Design sur, start of the top module:
module sur(
    input        CLK,
    input        rst,
    input        EN_sur,
    input        ECHO1,
    input        ECHO2,
    input        ECHO3,
    input        ECHO4,
    input        ECHO5,
    output       TRIG1,
    output       TRIG2,
    output       TRIG3,
    output       TRIG4,
    output       TRIG5,
    output       SG90,
    output [3:0] dig,
    output [6:0] seg,
    output [3:0] dis
);
==> flow/config.mk <==
export PLATFORM = sky130hd
export DESIGN_NAME = sur
export DESIGN_NICKNAME = sur
export VERILOG_FILES = /design/flow/design.v
export SDC_FILE = /design/flow/constraint.sdc
export NUM_CORES = 4
export LEC_CHECK = 0
export CAP_MARGIN = 30
export CELL_PAD_IN_SITES_GLOBAL_PLACEMENT = 3
export CORE_MARGIN = 2
export CORE_UTILIZATION = 40
export CTS_CLUSTER_SIZE = 86
export GPL_TIMING_DRIVEN = 0
export MIN_ROUTING_LAYER = met2
export SLEW_MARGIN = 20
==> flow/constraint.sdc <==
create_clock -name core_clock -period 25.0 [get_ports {CLK}]
set_input_delay 5.0000 -clock core_clock [delete_from_list [all_inputs] [get_ports {CLK}]]
set_output_delay 5.0000 -clock core_clock [all_outputs]
set_load 0.01 [all_outputs]
run.sh (not shown) runs the stock make flow with config.mk's settings and CLKGATE_MAP_FILE=.
==> next run, changes <==
ABC_AREA = 1   (was default)
CAP_MARGIN = 10   (was 30)
CELL_PAD_IN_SITES_GLOBAL_PLACEMENT = default   (was 3)
CORE_UTILIZATION = 72   (was 40)
CTS_CLUSTER_SIZE = 76   (was 86)
GPL_TIMING_DRIVEN = default   (was 0)
MIN_ROUTING_LAYER = default   (was met2)
SETUP_SLACK_MARGIN = -0.67   (was default)
clock period = 12.8 ns   (was 25.0 ns; I/O delays follow)
With this change the flow ran to the end with violations: setup timing.
Non-clock buffer count went down by 15.
Area after synthesis shrinks by 4.7%.
Worst setup slack degrades by 4300 ps.
Die area goes down by 46%.
Worst hold slack degrades by 13 ps.
Via count shrinks by 18%.
==> next run, changes <==
CAP_MARGIN = 20   (was 10)
CORE_UTILIZATION = 70   (was 72)
CTS_CLUSTER_SIZE = default   (was 76)
SETUP_SLACK_MARGIN = 1.4   (was -0.67)
clock period = 17.0 ns   (was 12.8 ns; I/O delays follow)
=>
- Now the flow finished clean
- wire length came out lower by 15%
- worst setup slack improved by 4000 ps
- global-route usage shrinks by 5.0 points
- design area is lower by 5.2%
- sequential share of layout area came out higher by 0.95 points
- worst hold slack is about the same
- critical path depth went up by 16
- die area grows by 2.8%
- area after synthesis is unchanged
- non-clock buffer count came out lower by 106
- utilization came out lower by 6.4 points

Starting RTL as in the previous note.
==> flow/design.v (excerpt) <==
module sur(
    input        CLK,
    input        rst,
    input        EN_sur,
    input        ECHO1,
    input        ECHO2,
    input        ECHO3,
    input        ECHO4,
    input        ECHO5,
    output       TRIG1,
    output       TRIG2,
    output       TRIG3,
    output       TRIG4,
    output       TRIG5,
    output       SG90,
    output [3:0] dig,
    output [6:0] seg,
    output [3:0] dis
);
clock: 17.0 ns
lec_check: 0
cap_margin: 20
core_margin: 2
core_utilization: 65
setup_slack_margin: 4.42
slew_margin: 20
Next try:
CORE_UTILIZATION = 40   (was 65)
SETUP_SLACK_MARGIN = not set   (was 4.42)
clock period = 25.0 ns   (was 17.0 ns; I/O delays follow)
The new run ran to the end with no violations; area after synthesis stays the same; wire length went down by 15%; setup slack gets better by 3.0 ns; die area went up by about 60%.
Next try:
CORE_UTILIZATION = 65   (was 40)
SETUP_SLACK_MARGIN = 4.46   (was not set)
clock period = 17.0 ns   (was 25.0 ns; I/O delays follow)
=> The changed run ran to the end with no violations. Setup slack got worse by 3.0 ns. Final area rises by about 12%. Die area decreases by about 40%.
Next try:
ABC_AREA = 1   (was not set)
CORE_UTILIZATION = 72   (was 65)
MAX_ROUTING_LAYER = met4   (was not set)
PLACE_DENSITY_LB_ADDON = 0.01   (was not set)
SETUP_SLACK_MARGIN = 3.92   (was 4.46)
clock period = 15.9 ns   (was 17.0 ns; I/O delays follow)
Outcome: Now the flow never finished: it broke off in global routing (GRT-0232). Area after synthesis decreases by a few percent. Synthesized cell count increases by about a fifth. Die size decreases by roughly a tenth.
